==> inputs of job 7045 <==
## IOTDF
module IOTDF( clk, rst, in_en, iot_in, fn_sel, busy, valid, iot_out);
input          clk;
input          rst;
input          in_en;
input  [7:0]   iot_in;
input  [2:0]   fn_sel;
output         busy;
output         valid;
output [127:0] iot_out;
localparam ENCRYPT = 1, DECRYPT = 2, CRC_GEN = 3, TOP2MAX = 4, LAST2MIN = 5;
localparam FUNC_LEFT_1 = 0, FUNC_LEFT_2 = 1, FUNC_RIGHT_1 = 2, FUNC_RIGHT_2 = 3, FUNC_KEEP = 4;
reg [3:0]cnt_read_r, cnt_read_w;  
reg [2:0]cnt_round_r, cnt_round_w;  
reg [1:0]start_output_flag_r, start_output_flag_w;  
reg [2:0] fn_sel_r;
wire [2:0]fn_sel_w = fn_sel;
reg [127:0]iot_in_r, iot_in_w;
reg valid_r;
reg [127:0]iot_out1_r, iot_out1_w;
reg [127:0]iot_out2_r, iot_out2_w;
wire [63:0]IP_out;
wire [31:0]IP_out_L, IP_out_R;
wire [63:0]FP_in, FP_out;
wire [31:0]XOR_out, XOR_in1, XOR_in2;
reg [31:0]MUX_out1_63_32, MUX_out1_31_0;
wire [63:0]MUX_out1_127_64;
wire [55:0]MUX_sub_key_gen_in;
reg [2:0]sub_key_gen_func;
wire [55:0]PC1_out;
wire [47:0]KEY;
wire [55:0]KEY_before_PC2_w, KEY_before_PC2_r;  
wire [2:0]CRC_remainder;
reg [10:0]crc_dividend_in;
reg [127:0]crc_iot_out1_w;
reg Is_in_biggerthan_out1_r, Is_in_biggerthan_out1_w;  
  ...
export LEC_CHECK = 0
export CAP_MARGIN = 20
export CORE_ASPECT_RATIO = 0.5
export CORE_MARGIN = 2
export CORE_UTILIZATION = 72
export CTS_CLUSTER_DIAMETER = 373
export CTS_CLUSTER_SIZE = 98
export PLACE_DENSITY = 0.4
export SETUP_SLACK_MARGIN = 0.1
export SLEW_MARGIN = 20
create_clock -name core_clock -period 3.66 [get_ports {clk}]
run.sh (not shown) runs the stock make flow with config.mk's settings and CLKGATE_MAP_FILE=.
==> inputs of job 2168, as changes to job 7045 <==
CORE_ASPECT_RATIO = default   (was 0.5)
CORE_UTILIZATION = 48   (was 72)
CTS_CLUSTER_DIAMETER = default   (was 373)
CTS_CLUSTER_SIZE = default   (was 98)
PLACE_DENSITY = default   (was 0.4)
SETUP_SLACK_MARGIN = -0.45   (was 0.1)
==> flow/constraint.sdc (replaced) <==
create_clock -name core_clock -period 4.85 [get_ports {clk}]
set_input_delay 0.9700 -clock core_clock [delete_from_list [all_inputs] [get_ports {clk}]]
set_output_delay 0.9700 -clock core_clock [all_outputs]
set_load 0.01 [all_outputs]
==> comparison table <==
quantity	job 2168	job 7045
Setup Fix Bufs, Post-CTS	0	45
Pre-CTS setup slack	-461 ps	-1140 ps
Total clock buffers created by CTS	46	8
Area of the chip	0.0671 mm^2	0.0451 mm^2
H-Tree Depth	2	1
Number of placed instances with taps included	4412	4305
Leading area contributor after synthesis	sky130_fd_sc_hd__edfxtp_1	sky130_fd_sc_hd__edfxtp_1
Area of the placeable core	0.0643 mm^2	0.0424 mm^2
Mux contribution to synthesized area	0.0913	0.0913
Outcome	finished with violations	stopped before the end
Last stage reached	-	5_1_grt
Violated checks	setup timing	-
Die width	259 um	298 um
FP Rows	93	53
# resized after CTS	4	85
Half-perimeter wire length of the detailed placement result	149000 um	133000 um
Initial core utilization	0.485	0.736
Placed cell areas	0.0362 mm^2	0.0380 mm^2
Die Y	259 um	151 um
Gp weighted congestion	1.16	1.60


==> willow: inputs <==
Starting RTL as in the previous note.
clock: 5.29 ns
lec_check: 0
abc_area: 0
cap_margin: 0
cell_pad_in_sites_detail_placement: 0
core_aspect_ratio: 1.44
core_margin: 2
core_utilization: 57
hold_slack_margin: -0.06
max_routing_layer: met4
place_density_lb_addon: 0.19
slew_margin: 20
tns_end_percent: 75
==> inputs of zinc, as changes to willow <==
ABC_AREA = unset   (was 0)
CAP_MARGIN = 20   (was 0)
CELL_PAD_IN_SITES_DETAIL_PLACEMENT = unset   (was 0)
CORE_ASPECT_RATIO = unset   (was 1.44)
CORE_UTILIZATION = 30   (was 57)
HOLD_SLACK_MARGIN = unset   (was -0.06)
MAX_ROUTING_LAYER = unset   (was met4)
PLACE_DENSITY_LB_ADDON = unset   (was 0.19)
SETUP_SLACK_MARGIN = 0.1   (was unset)
TNS_END_PERCENT = unset   (was 75)
==> flow/constraint.sdc (replaced) <==
create_clock -name core_clock -period 5.88 [get_ports {clk}]
set_input_delay 1.1760 -clock core_clock [delete_from_list [all_inputs] [get_ports {clk}]]
set_output_delay 1.1760 -clock core_clock [all_outputs]
set_load 0.01 [all_outputs]
==> comparison <==
- Between zinc and willow, the lower die area is in willow (gap 88%, measured against willow).
- Area after synthesis is the same in willow and zinc.
- Synthesized cell count is the same in willow and zinc.
- zinc passed the timing, DRC and antenna checks. willow aborted during global routing (5_1_grt).
==> figures <==
| item | zinc | willow |
|---|---|---|
| Site row count | 118 | 102 |
| Dominant Register Cell | edfxtp_1 | edfxtp_1 |
| Sum of net half-perimeters after detailed placement | 150 mm | 137 mm |
| Weighted congestion reported at the end of routability-driven placement | 1.08 | 1.33 |
| Synthesized area | 31200 um^2 | 31200 um^2 |
| Area of the die | 107000 um^2 | 56700 um^2 |
| Count of placed standard cells including taps | 4758 | 4129 |
| Number of buffer cells added on primary ports | 142 | 142 |
| Floorplan Nets | 3464 | 3464 |
| Floorplan utilization | 0.302 | 0.578 |
| Die Span Y | 327 um | 285 um |
| Number of gates given a new drive strength after cts | 0 | 3 |
| Biggest area consumer among synthesized cells | edfxtp_1 | edfxtp_1 |
| Worst setup timing slack at the placement stage | 0.482 ns | -0.153 ns |
| Post-Place Cell Area | 35300 um^2 | 34700 um^2 |
| Post-synth seq share | 0.383 | 0.383 |
| Floorplan Core Area | 103000 um^2 | 54000 um^2 |
| Status | finished clean | stopped before the end |
| Failing step | - | global routing (5_1_grt) |
| X dimension of the die | 327 um | 199 um |
| Number of buffers created by CTS | 47 | 41 |


==> job 4897 <==
IOTDF again, from the RTL that the note above started with.
==> flow/config.mk <==
export PLATFORM = sky130hd
export DESIGN_NAME = IOTDF
export DESIGN_NICKNAME = IOTDF
export VERILOG_FILES = /design/flow/design.v
export SDC_FILE = /design/flow/constraint.sdc
export NUM_CORES = 4
export LEC_CHECK = 0
export ABC_AREA = 1
export CAP_MARGIN = 0
export CELL_PAD_IN_SITES_DETAIL_PLACEMENT = 0
export CORE_ASPECT_RATIO = 1.14
export CORE_MARGIN = 2
export CORE_UTILIZATION = 51
export CTS_CLUSTER_DIAMETER = 336
export CTS_CLUSTER_SIZE = 62
export GPL_TIMING_DRIVEN = 0
export HOLD_SLACK_MARGIN = -0.06
export MAX_ROUTING_LAYER = met4
export PLACE_DENSITY_LB_ADDON = 0.28
export SLEW_MARGIN = 20
export TNS_END_PERCENT = 15
==> flow/constraint.sdc <==
create_clock -name core_clock -period 3.44 [get_ports {clk}]
set_input_delay 0.6880 -clock core_clock [delete_from_list [all_inputs] [get_ports {clk}]]
set_output_delay 0.6880 -clock core_clock [all_outputs]
set_load 0.01 [all_outputs]
==> job 1782 (differences from job 4897) <==
- ABC_AREA: 1 -> unset
- CAP_MARGIN: 0 -> 20
- CELL_PAD_IN_SITES_DETAIL_PLACEMENT: 0 -> unset
- CORE_ASPECT_RATIO: 1.14 -> unset
- CORE_UTILIZATION: 51 -> 44
- CTS_CLUSTER_DIAMETER: 336 -> 400
- CTS_CLUSTER_SIZE: 62 -> unset
- GPL_TIMING_DRIVEN: 0 -> unset
- HOLD_SLACK_MARGIN: -0.06 -> unset
- MAX_ROUTING_LAYER: met4 -> unset
- PLACE_DENSITY_LB_ADDON: 0.28 -> unset
- SETUP_SLACK_MARGIN: unset -> 0.1
- TNS_END_PERCENT: 15 -> unset
==> flow/constraint.sdc (replaced) <==
create_clock -name core_clock -period 3.27 [get_ports {clk}]
set_input_delay 0.6540 -clock core_clock [delete_from_list [all_inputs] [get_ports {clk}]]
set_output_delay 0.6540 -clock core_clock [all_outputs]
set_load 0.01 [all_outputs]
==> job 5834 (differences from job 4897) <==
- CAP_MARGIN: 0 -> 20
- CELL_PAD_IN_SITES_DETAIL_PLACEMENT: 0 -> unset
- CORE_ASPECT_RATIO: 1.14 -> unset
- CORE_UTILIZATION: 51 -> 72
- CTS_CLUSTER_DIAMETER: 336 -> unset
- CTS_CLUSTER_SIZE: 62 -> unset
- GPL_TIMING_DRIVEN: 0 -> unset
- HOLD_SLACK_MARGIN: -0.06 -> unset
- MAX_ROUTING_LAYER: met4 -> unset
- PLACE_DENSITY: unset -> 0.39
- PLACE_DENSITY_LB_ADDON: 0.28 -> unset
- SETUP_SLACK_MARGIN: unset -> 0.1
- TNS_END_PERCENT: 15 -> unset
==> flow/constraint.sdc (replaced) <==
create_clock -name core_clock -period 2.28 [get_ports {clk}]
set_input_delay 0.4560 -clock core_clock [delete_from_list [all_inputs] [get_ports {clk}]]
set_output_delay 0.4560 -clock core_clock [all_outputs]
set_load 0.01 [all_outputs]
==> summary.txt <==
Main metrics from the flow reports.

Buffers inserted to repair hold after CTS numbered 0. The run stopped with a tool error. The die boundary width is between 200 and 250 um.

The portion of synthesized cell area occupied by the leading cell type came out at a little under two fifths. The count of instances resized after the clock tree is built is 415. It got as far as global routing and failed there. The met1 track utilization from global routing is roughly three quarters. The tool reported: "[ERROR GRT-0116] Global routing finished with congestion. Check the congestion regions in the DRC Viewer".
the above is filed under job 4897

==> summary.txt <==
Main metrics from the flow reports.

The flow did not finish. The flow halted during detailed placement. The first error in the log reads "[ERROR DPL-0033] detailed placement checks failed during check placement". The cell area after synthesis is between 30,000 and 40,000 um2. The total cells reported by yosys after synthesis came out at between 4,000 and 5,000.

The die boundary width is about 210 um. The placer's final routability congestion estimate is between 1.5 and 2. The portion of synthesized cell area occupied by the leading cell type is between 30% and 40%. According to the Yosys statistics, the synthesized design has a chip area of 30,800 um2. The multiplexer share of the synthesized area came out at less than 1%.
the above is filed under job 5834

==> summary.txt <==
Here are the numbers from the latest Yosys + OpenROAD run.

The flow ran to the end, but the layout failed its checks. The run did not pass the layout checks because of negative setup slack. The post-route worst setup slack is -1554 ps. For met1 alone, demand over resource in global routing was roughly two thirds. The number of warnings printed during yosys synthesis came out at 3. The portion of synthesized cell area occupied by the leading cell type is between 30% and 40%.

The sum of routed wire length over all layers is ~210 mm. The post-cts hold buffer count is 0. The count of instances resized after the clock tree is built is 160. The summed standard-cell area reported by yosys came out at between 30,000 and 40,000 um2. The count of final setup violators came out at about 610.
the above is filed under job 1782

